Design CPU, start of the top module:
module CPU (
    input clk, 
    input reset, 
    output [15:0] pc, 
    input [15:0] instr, 
    output [15:0] alu_out, 
    output mem_read, 
    output mem_write, 
    input [15:0] mem_data
);
==> flow/config.mk <==
export PLATFORM = sky130hd
export DESIGN_NAME = CPU
export DESIGN_NICKNAME = CPU
export VERILOG_FILES = /design/flow/design.v
export SDC_FILE = /design/flow/constraint.sdc
export NUM_CORES = 4
export LEC_CHECK = 0
export CAP_MARGIN = 20
export CELL_PAD_IN_SITES_DETAIL_PLACEMENT = 2
export CORE_MARGIN = 2
export CORE_UTILIZATION = 67
export CTS_CLUSTER_SIZE = 20
export GPL_ROUTABILITY_DRIVEN = 1
export MIN_ROUTING_LAYER = met1
export PLACE_DENSITY_LB_ADDON = 0.13
export SETUP_SLACK_MARGIN = -0.15
export SLEW_MARGIN = 20
==> flow/constraint.sdc <==
create_clock -name core_clock -period 2.01 [get_ports {clk}]
set_input_delay 0.4020 -clock core_clock [delete_from_list [all_inputs] [get_ports {clk}]]
set_output_delay 0.4020 -clock core_clock [all_outputs]
set_load 0.01 [all_outputs]
run.sh (not shown) runs the stock make flow with config.mk's settings and CLKGATE_MAP_FILE=.
The first run did not get past detailed placement (3_5_place_dp), error DPL-0033.
Change:
CELL_PAD_IN_SITES_DETAIL_PLACEMENT = unset   (was 2)
CORE_UTILIZATION = 64   (was 67)
CTS_CLUSTER_SIZE = unset   (was 20)
GPL_ROUTABILITY_DRIVEN = unset   (was 1)
MIN_ROUTING_LAYER = unset   (was met1)
PLACE_DENSITY_LB_ADDON = unset   (was 0.13)
SETUP_SLACK_MARGIN = -0.26   (was -0.15)
clock period = 2.58 ns   (was 2.01 ns; I/O delays follow)
Result: Now the flow completed, yet does not pass: setup timing. Synthesized area stays the same. Die area is higher by 4.6%. Synthesized cell count is unchanged.
Change:
CORE_UTILIZATION = 66   (was 64)
SETUP_SLACK_MARGIN = 0.51   (was -0.26)
clock period = 3.35 ns   (was 2.58 ns; I/O delays follow)
This time the run finished clean; global-route usage fell by 0.88 points; worst setup slack gets better by 710 ps; critical path depth does not change; count of clock-buffer cells in the layout drops by 1; sequential power is lower by 23%.
Change:
CORE_ASPECT_RATIO = 0.53   (was unset)
CORE_UTILIZATION = 71   (was 66)
MAX_ROUTING_LAYER = met4   (was unset)
SETUP_SLACK_MARGIN = 1.5   (was 0.51)
clock period = 3.12 ns   (was 3.35 ns; I/O delays follow)
Result: The changed run failed in global routing (5_1_grt); synthesized area does not change; synthesized cell count stays the same; die area decreases by 6.7%.


CPU again, from the RTL that the note above started with.
## CPU
module CPU (
    input clk, 
    input reset, 
    output [15:0] pc, 
    input [15:0] instr, 
    output [15:0] alu_out, 
    output mem_read, 
    output mem_write, 
    input [15:0] mem_data
);
clock: 2.58 ns
lec_check: 0
cap_margin: 0
core_aspect_ratio: 0.84
core_margin: 2
core_utilization: 72
cts_cluster_diameter: 379
cts_cluster_size: 20
setup_slack_margin: -0.26
slew_margin: 20
The baseline reached the layout checks and failed them: negative setup slack.
==> next run, changes <==
Settings changed: CAP_MARGIN 0 to 20, CORE_ASPECT_RATIO 0.84 to unset, CORE_UTILIZATION 72 to 17, CTS_CLUSTER_DIAMETER 379 to unset, CTS_CLUSTER_SIZE 20 to unset, SETUP_SLACK_MARGIN -0.26 to 1.5.
Clock period 2.58 ns to 4.93 ns, I/O delays scaled along.
Result: The changed run finished with timing, DRC and antenna clean. Sequential cell count stays the same. Maximum frequency is lower by 12%. Worst setup slack is better by 1.9 ns. Register-to-register slack is better by 1.9 ns. Design area is higher by 3.7%. Utilization is lower by 64 points. Area after synthesis is unchanged. Power is lower by 44%.
==> next run, changes <==
Settings changed: CORE_UTILIZATION 17 to 23.
Clock period 4.93 ns to 3.14 ns, I/O delays scaled along.
Outcome:
- first-iteration DRC count climbs by 35%
- count of clock-buffer cells in the layout climbs by 12
- cell area climbs by 23%
- final cell count drops by about 0.44%
- global-route usage climbs by 7.1 points
- setup slack degrades by 1.3 ns


The RTL this note starts from:
==> flow/design.v <==
module ALU (
    input [15:0] data1,
    input [15:0] data2,
    input [3:0] alu_op,  
    output reg [15:0] result
);
    always @(*) begin
        case (alu_op)
            4'b0000: result = data1 + data2;  
            4'b0001: result = data1 - data2;  
            4'b0010: result = data1 & data2;  
            4'b0011: result = data1 | data2;  
            4'b0100: result = data1 ^ data2;  
            4'b0101: result = ~data1;         
            4'b0110: result = data1 << data2[3:0];  
            4'b0111: result = data1 >> data2[3:0];  
            4'b1000: result = (data1 < data2) ? 16'b1 : 16'b0;  
            default: result = 16'b0;
        endcase
    end
endmodule
module Control_Unit (
    input [15:0] instr,
    output reg [3:0] alu_op,
    output reg mem_read,
    output reg mem_write,
    output reg reg_write,
    output reg [3:0] write_reg
);
    always @(*) begin
        case(instr[15:12])
            4'b0000: begin  
                alu_op = 4'b0000;
                mem_read = 1'b0;
                mem_write = 1'b0;
                reg_write = 1'b0;
                write_reg = 4'b0000;
            end
            4'b0001: begin  
                alu_op = 4'b0000;
                mem_read = 1'b0;
                mem_write = 1'b0;
                reg_write = 1'b1;
                write_reg = instr[11:8];
            end
            4'b0010: begin  
                alu_op = 4'b0001;
                mem_read = 1'b0;
                mem_write = 1'b0;
                reg_write = 1'b1;
                write_reg = instr[11:8];
            end
            4'b0011: begin  
                alu_op = 4'b0010;
                mem_read = 1'b0;
                mem_write = 1'b0;
                reg_write = 1'b1;
                write_reg = instr[11:8];
            end
            4'b0100: begin  
                alu_op = 4'b0011;
                mem_read = 1'b0;
                mem_write = 1'b0;
                reg_write = 1'b1;
                write_reg = instr[11:8];
            end
            4'b0101: begin  
                alu_op = 4'b0000;  
                mem_read = 1'b1;
                mem_write = 1'b0;
                reg_write = 1'b1;
                write_reg = instr[11:8];
            end
            4'b0110: begin  
                alu_op = 4'b0000;  
                mem_read = 1'b0;
                mem_write = 1'b1;
                reg_write = 1'b0;
                write_reg = 4'b0000;
            end
            default: begin
                alu_op = 4'b0000;
                mem_read = 1'b0;
                mem_write = 1'b0;
                reg_write = 1'b0;
                write_reg = 4'b0000;
            end
        endcase
    end
endmodule
module Register_File (
    input clk,
    input reset,
    input [3:0] read_reg1,
    input [3:0] read_reg2,
    input [3:0] write_reg,
    input [15:0] write_data,
    input reg_write,
    output [15:0] reg_data1,
    output [15:0] reg_data2
);
    reg [15:0] registers [0:15];
    integer i;
    always @(posedge clk or posedge reset) begin
        if(reset) begin
            for(i=0;i<16;i=i+1)
                registers[i]<=16'b0;
                end
        else if (reg_write) begin
            registers[write_reg] <= write_data;
        end
    end
    assign reg_data1 = registers[read_reg1];
    assign reg_data2 = registers[read_reg2];
endmodule
module Hazard_Detection_Unit (
    input [15:0] if_id_instr,
    input id_ex_mem_read,
    input [3:0] id_ex_write_reg,
    output reg hazard_detected
);
    always @(*) begin
        hazard_detected = (id_ex_mem_read &&
                           (id_ex_write_reg == if_id_instr[11:8] ||
                            id_ex_write_reg == if_id_instr[7:4]));
    end
endmodule
module CPU (
    input clk, 
    input reset, 
    output [15:0] pc, 
    input [15:0] instr, 
    output [15:0] alu_out, 
    output mem_read, 
    output mem_write, 
    input [15:0] mem_data
);
    reg [15:0] pc_reg;
    reg [15:0] if_id_instr;
    reg [15:0] id_ex_reg_data1, id_ex_reg_data2;
    reg [3:0] id_ex_alu_op;
    reg [15:0] id_ex_instr;
    reg id_ex_mem_read, id_ex_mem_write, id_ex_reg_write;
    reg [3:0] id_ex_write_reg;
    wire [15:0] alu_result;
    wire hazard_detected;
    wire [15:0] rf_reg_data1, rf_reg_data2;
    wire [3:0] alu_op;
    wire reg_write;
    wire [3:0] write_reg;
    wire [15:0] write_data;
    reg [15:0] ex_mem_alu_result;
    reg ex_mem_mem_read, ex_mem_mem_write, ex_mem_reg_write;
    reg [3:0] ex_mem_write_reg;
    always @(posedge clk or posedge reset) begin
        if (reset) begin
            pc_reg <= 0;
            if_id_instr <= 16'b0;
        end else if (!hazard_detected) begin
            pc_reg <= pc_reg + 1;
            if_id_instr <= instr;
        end
    end
    Control_Unit cu (
        .instr(if_id_instr), 
        .alu_op(alu_op), 
        .mem_read(mem_read), 
        .mem_write(mem_write), 
        .reg_write(reg_write), 
        .write_reg(write_reg)
    );
    Register_File rf (
        .clk(clk), 
        .reset(reset),
        .read_reg1(if_id_instr[11:8]), 
        .read_reg2(if_id_instr[7:4]), 
        .write_reg(ex_mem_write_reg), 
        .write_data(write_data), 
        .reg_write(ex_mem_reg_write), 
        .reg_data1(rf_reg_data1), 
        .reg_data2(rf_reg_data2)
    );
    ALU alu (
        .data1(id_ex_reg_data1), 
        .data2(id_ex_reg_data2), 
        .alu_op(id_ex_alu_op), 
        .result(alu_result)
    );
    Hazard_Detection_Unit hdu (
        .if_id_instr(if_id_instr),
        .id_ex_mem_read(id_ex_mem_read),
        .id_ex_write_reg(id_ex_write_reg),
        .hazard_detected(hazard_detected)
    );
    assign pc = pc_reg;
    assign alu_out = ex_mem_alu_result;
    always @(posedge clk or posedge reset) begin
        if (reset) begin
            id_ex_reg_data1 <= 16'b0;
            id_ex_reg_data2 <= 16'b0;
            id_ex_alu_op <= 4'b0;
            id_ex_instr <= 16'b0;
            id_ex_mem_read <= 1'b0;
            id_ex_mem_write <= 1'b0;
            id_ex_reg_write <= 1'b0;
            id_ex_write_reg <= 4'b0;
        end else if (!hazard_detected) begin
            id_ex_reg_data1 <= rf_reg_data1;
            id_ex_reg_data2 <= rf_reg_data2;
            id_ex_alu_op <= alu_op;
            id_ex_instr <= if_id_instr;
            id_ex_mem_read <= mem_read;
            id_ex_mem_write <= mem_write;
            id_ex_reg_write <= reg_write;
            id_ex_write_reg <= write_reg;
        end
    end
    always @(posedge clk or posedge reset) begin
        if (reset) begin
            ex_mem_alu_result <= 16'b0;
            ex_mem_mem_read <= 1'b0;
            ex_mem_mem_write <= 1'b0;
            ex_mem_reg_write <= 1'b0;
            ex_mem_write_reg <= 4'b0;
        end else begin
            ex_mem_alu_result <= alu_result;
            ex_mem_mem_read <= id_ex_mem_read;
            ex_mem_mem_write <= id_ex_mem_write;
            ex_mem_reg_write <= id_ex_reg_write;
            ex_mem_write_reg <= id_ex_write_reg;
        end
    end
    assign write_data = ex_mem_mem_read ? mem_data : ex_mem_alu_result;
endmodule
clock: 2.13 ns
lec_check: 0
abc_area: 1
cap_margin: 20
core_margin: 2
core_utilization: 72
cts_cluster_diameter: 168
cts_cluster_size: 97
place_density_lb_addon: 0.08
setup_slack_margin: 1.5
slew_margin: 20
The baseline did not get past 5_1_grt.
Then changed:
- ABC_AREA: 1 -> unset
- CORE_UTILIZATION: 72 -> 64
- CTS_CLUSTER_DIAMETER: 168 -> unset
- CTS_CLUSTER_SIZE: 97 -> unset
- PLACE_DENSITY_LB_ADDON: 0.08 -> unset
- SETUP_SLACK_MARGIN: 1.5 -> 0.68
- clock period: 2.13 -> 2.58 ns (I/O delays scaled with it)
=> The changed run stopped in 5_1_grt, error GRT-0232; die size went up by 12%; area after synthesis goes down by 0.55%; synthesized cell count is lower by 22%.
Power figures rest on the tool's default switching activity, not on a simulated workload.
